Setup of P:
## alu
module alu(
		input  FPUCLK,
		input  [31:0] A, B,
		input  [2:0]  CTRL,
		output reg [31:0] OUT
	);
Size: roughly 210 flip-flops, ~14000 um^2 of cells after synthesis.
make LEC_CHECK=0 CAP_MARGIN=20 CELL_PAD_IN_SITES_DETAIL_PLACEMENT=0 CELL_PAD_IN_SITES_GLOBAL_PLACEMENT=0 CORE_MARGIN=2 CORE_UTILIZATION=72 CTS_CLUSTER_DIAMETER=386 CTS_CLUSTER_SIZE=17 GPL_ROUTABILITY_DRIVEN=1 GPL_TIMING_DRIVEN=1 MIN_ROUTING_LAYER=met1 PLACE_DENSITY=0.78 SLEW_MARGIN=10 finish   # period 5.14 ns
run.sh (not shown) runs the stock make flow with config.mk's settings and CLKGATE_MAP_FILE=.
P finished every stage; the final checks, however, were not passed, the failures being negative setup slack.
> inputs changed (P -> Q)
Settings: changing CTS_CLUSTER_DIAMETER from 386 to 67; removing CELL_PAD_IN_SITES_GLOBAL_PLACEMENT (formerly 0); removing MIN_ROUTING_LAYER (formerly met1); removing CELL_PAD_IN_SITES_DETAIL_PLACEMENT (formerly 0); removing GPL_TIMING_DRIVEN (formerly 1); removing GPL_ROUTABILITY_DRIVEN (formerly 1); changing SLEW_MARGIN from 10 to 20; setting TNS_END_PERCENT to 5 for the first time; removing CTS_CLUSTER_SIZE (formerly 17); removing PLACE_DENSITY (formerly 0.78); changing the clock period (ns, I/O delays scaled along) from 5.14 to 1.26.
- Finished, but not clean: P, with negative setup slack.
- Q never completed, since it errored out during clock tree synthesis (4_1_cts).
- Summary of the comparison: number of placed instances with taps included is higher in Q, relative to P.
- From P to Q, number of flops mapped to enable cells by yosys did not move at all.
- Changes observed in Q relative to P: placed wire-length estimate after detailed placement rose by about 40%; worst setup slack after placement shrank by 3880 ps; chip area estimate from yosys synthesis level.
- Comparing Q against P, there is no change at all in count of instantiated cells in the yosys netlist.
- On number of distinct library cells after synthesis, Q and P are basically level.
Setup changes, Q to R
Settings: changing CORE_UTILIZATION from 72 to 62; setting SETUP_SLACK_MARGIN to 0.38 for the first time; removing CTS_CLUSTER_DIAMETER (formerly 67).
[summary]
Status: R FAILED at global routing (5_1_grt) (tool error)
Q -> R: post-synthesis net count delta 0, exact match
R vs. Q: placed wire-length estimate now smaller, final weighted congestion in routability-driven placement lost about 7%.
R vs. Q: post-placement worst setup slack climbed 250 ps; die size now larger; area of the mapped netlist essentially unchanged.
R reports a higher overall die height than Q does.
Horizontal die dimension in R is 7.5% higher than in Q
Summary of R over Q: standard-cell row count went up by 7.8%; starting density of the core shrank by 10 points.

* * *

Starting RTL as in the previous note.
// alu
module alu(
		input  FPUCLK,
		input  [31:0] A, B,
		input  [2:0]  CTRL,
		output reg [31:0] OUT
	);
	reg [23:0] APP0, APP1, BPP0, BPP1, RESM;	 
	reg [31:0] OUT0;
	reg ASIGN0, ASIGN1, BSIGN0, BSIGN1, SIGN, OF0;
	reg [2:0]  CTRL1, CTRL2, CTRL3;
	reg [7:0] EXPONENT;
	reg  EXPCIN;				 
	wire [7:0] EXPDIF_w;		 
	wire COUT_EX, COUT_EX1;
	reg [7:0]  EXPCARRY0, EXPCARRY1;						 
	reg  EXPZFLAG0, EXPZFLAG1, EXPZFLAG2;
	cla claexp_0(.A(A[26:23]), .B(B[26:23]^{4{EXPCIN}}), .CIN(EXPCIN),  .COUT(COUT_EX), .S(EXPDIF_w[3:0]));	
	cla claexp_1(.A(A[30:27]),	.B(B[30:27]^{4{EXPCIN}}), .CIN(COUT_EX), .COUT(COUT_EX1), .S(EXPDIF_w[7:4]));
	reg [7:0] EXPDIF0;
	reg EXPLT0;					 
	reg [7:0] AEXP0, BEXP0;		 
	reg [23:0] TBSHIFTED;
	wire [23:0] SHIFTOUT_w;
	shifter shift_0(.IN(TBSHIFTED), .BY(EXPDIF0), .NEG(EXPLT0), .OUT(SHIFTOUT_w));
	reg  [23:0] A_ALUIN, B_ALUIN;
	wire [23:0] ALUOUT;
	reg ALUCIN;
	wire OVERFLOW;
	cla_add cla_add0(
		.A(A_ALUIN),
		.B(B_ALUIN),
		.CIN(ALUCIN),
		.OUT(ALUOUT),
		.OF(OVERFLOW)
	);
	wire [23:0] TWOSOUT;
	twoscomp twosconv0(
		.B(ALUOUT),
		.OUT(TWOSOUT)
	);
	wire [22:0] NORMOUT;
	wire NORMFLAG, NORMZERO;
	wire [7:0] NORM_SHIFT;
	normal normalize0(
  ...
clock: 4.64 ns
lec_check: 0
abc_area: 1
cap_margin: 20
core_margin: 2
core_utilization: 71
cts_cluster_diameter: 320
cts_cluster_size: 17
hold_slack_margin: -0.1
place_density: 0.66
slew_margin: 20
The baseline finished but fails on setup timing.
Next try:
ABC_AREA = unset   (was 1)
CORE_UTILIZATION = 66   (was 71)
CTS_CLUSTER_DIAMETER = unset   (was 320)
CTS_CLUSTER_SIZE = unset   (was 17)
HOLD_SLACK_MARGIN = unset   (was -0.1)
PLACE_DENSITY = unset   (was 0.66)
SETUP_SLACK_MARGIN = 0.97   (was unset)
clock period = 3.75 ns   (was 4.64 ns; I/O delays follow)
The new run did not get past global routing; synthesized cell count fell by about a fifth; area after synthesis fell slightly; die size rose by a few percent.
Next try:
CORE_UTILIZATION = 71   (was 66)
CTS_CLUSTER_DIAMETER = 188   (was unset)
CTS_CLUSTER_SIZE = 17   (was unset)
SETUP_SLACK_MARGIN = 1.34   (was 0.97)
clock period = 5.15 ns   (was 3.75 ns; I/O delays follow)
The new run never finished: it broke off in global routing (GRT-0232).
Die area went down by 6.9%.
Area after synthesis stays the same.
Synthesized cell count is unchanged.
Next try:
CORE_UTILIZATION = 72   (was 71)
CTS_CLUSTER_DIAMETER = unset   (was 188)
CTS_CLUSTER_SIZE = unset   (was 17)
SETUP_SLACK_MARGIN = unset   (was 1.34)
TNS_END_PERCENT = 5   (was unset)
clock period = 1.26 ns   (was 5.15 ns; I/O delays follow)
With this change the flow failed in clock tree synthesis.
Synthesized area does not change.
Synthesized cell count is unchanged.
Die size came out lower by about 1.3%.

* * *

== build 82 ==
alu again, from the RTL that the note above started with.
export LEC_CHECK = 0
export CAP_MARGIN = 10
export CELL_PAD_IN_SITES_DETAIL_PLACEMENT = 2
export CELL_PAD_IN_SITES_GLOBAL_PLACEMENT = 1
export CORE_ASPECT_RATIO = 1.71
export CORE_MARGIN = 2
export CORE_UTILIZATION = 42
export CTS_CLUSTER_DIAMETER = 386
export GPL_ROUTABILITY_DRIVEN = 1
export GPL_TIMING_DRIVEN = 1
export HOLD_SLACK_MARGIN = 0.05
export MAX_ROUTING_LAYER = met4
export MIN_ROUTING_LAYER = met2
export SLEW_MARGIN = 25
create_clock -name core_clock -period 7.83 [get_ports {FPUCLK}]
Relative to build 82, the following input files were edited for build 49:
==> flow/config.mk <==
export PLATFORM = sky130hd
export DESIGN_NAME = alu
export DESIGN_NICKNAME = alu
export VERILOG_FILES = /design/flow/design.v
export SDC_FILE = /design/flow/constraint.sdc
export NUM_CORES = 4
export LEC_CHECK = 0
export CAP_MARGIN = 20
export CORE_MARGIN = 2
export CORE_UTILIZATION = 69
export SLEW_MARGIN = 20
==> flow/constraint.sdc <==
create_clock -name core_clock -period 5.38 [get_ports {FPUCLK}]
set_input_delay 1.0760 -clock core_clock [delete_from_list [all_inputs] [get_ports {FPUCLK}]]
set_output_delay 1.0760 -clock core_clock [all_outputs]
set_load 0.01 [all_outputs]
Findings:
| build 49 | all stages done | FAIL | setup timing |
Build 49 vs build 82, instance count: build 49 lower
Min final worst-path cycle share across build 82 and build 49: build 82
In the reports for build 82 and build 49, the larger met2 track utilization from global routing belongs to build 49.
From build 82 to build 49 the numbers moved as follows: first-iteration DRC count now sits lower; time the worst path needs with I/O delays and setup went down; critical path depth went down; net switching power increased about 40%.
Going from build 82 to build 49, the met3 usage in global routing was found to have gone down by 36 points.
Build 49 ended with more post-route core utilization than build 82.
Build 49: measured slew at the worst slew-check pin is 0.054 ns lower than what build 82 reported.
#### Input delta (build 23 over build 49)
diff --git a/flow/config.mk b/flow/config.mk
--- a/flow/config.mk
+++ b/flow/config.mk
@@ -8,4 +8,4 @@
 export CAP_MARGIN = 20
 export CORE_MARGIN = 2
-export CORE_UTILIZATION = 69
+export CORE_UTILIZATION = 62
 export SLEW_MARGIN = 20
==> flow/constraint.sdc <==
create_clock -name core_clock -period 1.26 [get_ports {FPUCLK}]
set_input_delay 0.2520 -clock core_clock [delete_from_list [all_inputs] [get_ports {FPUCLK}]]
set_output_delay 0.2520 -clock core_clock [all_outputs]
set_load 0.01 [all_outputs]
Findings:
- Build 23 did not make it past global routing, where a tool error ended it.
- Comparing count of standard-cell rows for build 49 and build 23, the smaller number came from build 49.
- Build 23 against build 49: die size went up about 11%, width of the chip went up 5.3%, core footprint went up 12%.
- The starting density of the core of build 23 falls short of that of build 49 by 7.3 points.
## Diff of input files: build 6 against build 23
diff --git a/flow/config.mk b/flow/config.mk
--- a/flow/config.mk
+++ b/flow/config.mk
@@ -6,6 +6,9 @@
 export NUM_CORES = 4
 export LEC_CHECK = 0
+export ABC_AREA = 1
 export CAP_MARGIN = 20
 export CORE_MARGIN = 2
-export CORE_UTILIZATION = 62
+export CORE_UTILIZATION = 72
+export CTS_CLUSTER_DIAMETER = 338
+export CTS_CLUSTER_SIZE = 10
 export SLEW_MARGIN = 20
==> flow/constraint.sdc <==
create_clock -name core_clock -period 4.65 [get_ports {FPUCLK}]
set_input_delay 0.9300 -clock core_clock [delete_from_list [all_inputs] [get_ports {FPUCLK}]]
set_output_delay 0.9300 -clock core_clock [all_outputs]
set_load 0.01 [all_outputs]
[summary]
Ran to the end and failed final checks on setup timing: build 6.
Build 23 -> build 6: maximum root-to-sink buffer count delta 0, exact match
Cmp build 6 and build 23 / estimated wirelength of the detail-placed design / higher: build 23
Build 6 against build 23; total die size is down by more than 10%.
Build 6 falls short of build 23 in post-synth design cell area.
> inputs changed (build 6 -> build 55)
==> flow/config.mk <==
export PLATFORM = sky130hd
export DESIGN_NAME = alu
export DESIGN_NICKNAME = alu
export VERILOG_FILES = /design/flow/design.v
export SDC_FILE = /design/flow/constraint.sdc
export NUM_CORES = 4
export LEC_CHECK = 0
export CAP_MARGIN = 20
export CORE_MARGIN = 2
export CORE_UTILIZATION = 40
export SLEW_MARGIN = 20
==> flow/constraint.sdc <==
create_clock -name core_clock -period 5.38 [get_ports {FPUCLK}]
set_input_delay 1.0760 -clock core_clock [delete_from_list [all_inputs] [get_ports {FPUCLK}]]
set_output_delay 1.0760 -clock core_clock [all_outputs]
set_load 0.01 [all_outputs]
--- outcome ---
Build 55 has completed all stages; timing, DRC and antenna checks passed. Relative to build 6, the total cell area reported by yosys after synthesis measured on build 55 has decreased slightly. Min post-synthesis share of cell area spent on and-or and or-and gates across build 6 and build 55: build 6. On smallest hold slack, build 55 does better than build 6. Setup fix buffers added after clock tree synthesis (build 55 over build 6): decrease, 11. A capture point of the worst path of RESM[20] is what build 6 shows, while RESM[23] belongs to build 55. When the final numbers for build 6 and build 55 were put side by side, the proportion of synthesized area in mux cells turned out to be greater in build 55. Max setup slack of the critical path after layout across build 6 and build 55: build 55. As far as number of buffers added to fix hold violations after cts is concerned, build 55 and build 6 perform about the same.

* * *

exp/quartz:
alu again, from the RTL that the note above started with.
// alu
module alu(
		input  FPUCLK,
		input  [31:0] A, B,
		input  [2:0]  CTRL,
		output reg [31:0] OUT
	);
	reg [23:0] APP0, APP1, BPP0, BPP1, RESM;	 
	reg [31:0] OUT0;
	reg ASIGN0, ASIGN1, BSIGN0, BSIGN1, SIGN, OF0;
	reg [2:0]  CTRL1, CTRL2, CTRL3;
	reg [7:0] EXPONENT;
	reg  EXPCIN;				 
	wire [7:0] EXPDIF_w;		 
	wire COUT_EX, COUT_EX1;
	reg [7:0]  EXPCARRY0, EXPCARRY1;						 
	reg  EXPZFLAG0, EXPZFLAG1, EXPZFLAG2;
	cla claexp_0(.A(A[26:23]), .B(B[26:23]^{4{EXPCIN}}), .CIN(EXPCIN),  .COUT(COUT_EX), .S(EXPDIF_w[3:0]));	
	cla claexp_1(.A(A[30:27]),	.B(B[30:27]^{4{EXPCIN}}), .CIN(COUT_EX), .COUT(COUT_EX1), .S(EXPDIF_w[7:4]));
	reg [7:0] EXPDIF0;
	reg EXPLT0;					 
	reg [7:0] AEXP0, BEXP0;		 
	reg [23:0] TBSHIFTED;
	wire [23:0] SHIFTOUT_w;
	shifter shift_0(.IN(TBSHIFTED), .BY(EXPDIF0), .NEG(EXPLT0), .OUT(SHIFTOUT_w));
	reg  [23:0] A_ALUIN, B_ALUIN;
	wire [23:0] ALUOUT;
	reg ALUCIN;
	wire OVERFLOW;
	cla_add cla_add0(
		.A(A_ALUIN),
		.B(B_ALUIN),
		.CIN(ALUCIN),
		.OUT(ALUOUT),
		.OF(OVERFLOW)
	);
	wire [23:0] TWOSOUT;
	twoscomp twosconv0(
		.B(ALUOUT),
		.OUT(TWOSOUT)
	);
	wire [22:0] NORMOUT;
	wire NORMFLAG, NORMZERO;
	wire [7:0] NORM_SHIFT;
	normal normalize0(
		.IN(RESM),
		.INOF(OF0),
		.OUT(NORMOUT),
		.COUNT(NORM_SHIFT),
		.ZEROFLAG(NORMZERO)
	);
	wire COUT_SRES;
	wire [7:0] EXPSRES;
	cla clasresexp_0(.A(EXPCARRY1[3:0]),	.B(NORM_SHIFT[3:0]), .CIN(1'b0),      .COUT(COUT_SRES), .S(EXPSRES[3:0]));
	cla clasresexp_1(.A(EXPCARRY1[7:4]),	.B(NORM_SHIFT[7:4]), .CIN(COUT_SRES), .COUT(),          .S(EXPSRES[7:4]));
	parameter ADD = 3'b000, SUB = 3'b001;
	always@(*) begin
		if (CTRL == ADD | CTRL == SUB) begin
			EXPCIN <= 1'b1;
		end else begin
			EXPCIN <= 1'b0;
		end
		if (CTRL1 == ADD | CTRL1 == SUB) begin			
			if (EXPLT0 == 1'b0) begin			 
				TBSHIFTED <= BPP0;
			end else begin								 
				TBSHIFTED <= APP0;		
			end
		end else begin
			TBSHIFTED <= 24'bX;
		end
  ...
export LEC_CHECK = 0
export CAP_MARGIN = 20
export CORE_MARGIN = 2
export CORE_UTILIZATION = 66
export CTS_CLUSTER_DIAMETER = 270
export GPL_ROUTABILITY_DRIVEN = 1
export HOLD_SLACK_MARGIN = 0.22
export PLACE_DENSITY = 0.51
export SETUP_SLACK_MARGIN = 1.06
export SLEW_MARGIN = 20
export TNS_END_PERCENT = 100
create_clock -name core_clock -period 4.32 [get_ports {FPUCLK}]
STATUS run=exp/quartz STAGES=ALL_DONE FINAL_CHECKS=FAILED CAUSE=setup timing
Relative to exp/quartz, the following input files were edited for exp/harbor:
- GPL_ROUTABILITY_DRIVEN removed (was 1)
- SETUP_SLACK_MARGIN removed (was 1.06)
- CTS_CLUSTER_DIAMETER removed (was 270)
- PLACE_DENSITY removed (was 0.51)
- HOLD_SLACK_MARGIN removed (was 0.22)
- TNS_END_PERCENT removed (was 100)
- CORE_UTILIZATION changed from 66 to 40
- the clock period (ns, I/O delays scaled along) changed from 4.32 to 5.5
Results
- The final layout from exp/harbor, which completed every stage, passed the timing, design-rule and antenna checks at the end of the flow.
- [exp/harbor] required arrival time at the worst endpoint rose 1.20 ns relative to exp/quartz
- Lower setup slack at placement was reported by exp/quartz, not exp/harbor.
- Summary of exp/harbor over exp/quartz: global-route wire length before repair went down about 22%; maximum fanout along the worst path went down 2.
- Of the two values seen for uppermost signal routing layer after detailed routing, met5 was produced by exp/quartz and met4 by exp/harbor.
- | relative max-transition margin | exp/harbor vs exp/quartz | better |
--- input diff exp/harbor..exp/willow ---
- setting CTS_CLUSTER_SIZE to 17 for the first time
- changing CORE_UTILIZATION from 40 to 66
- changing the clock period (ns, I/O delays scaled along) from 5.5 to 5.15
==> results <==
- Status exp/willow: flow complete, layout not clean - setup timing
- exp/willow: minimum setup slack in the final design 0.18 ns below exp/harbor
- Comparing exp/willow and exp/harbor, the lower global-route wire length before repair is on exp/harbor.
- Top routing layer in use: met5 -> exp/willow, met4 -> exp/harbor
- The faster design of the two is exp/willow; exp/harbor tops out lower.
The inputs of exp/fjord differ from those of exp/willow as listed below.
- CORE_UTILIZATION now 45, was 66
- CTS_CLUSTER_SIZE no longer set, was 17
- SETUP_SLACK_MARGIN now 0.74, previously not set
- the clock period (ns, I/O delays scaled along) now 2.95, was 5.15
[summary]
- Re post-layout instance area: exp/willow and exp/fjord aren't equal, and the higher value belongs to exp/fjord.
- Changes observed in exp/fjord relative to exp/willow: via density per instance went down 0.82; required arrival time at the worst endpoint went down 2.17 ns; total routed wirelength went up 5.3 mm.
- Final cell count ended up 358 higher on exp/fjord than on exp/willow.
- exp/fjord completed end to end; final checks failed (setup timing).
Power and IR drop assume default switching activity.
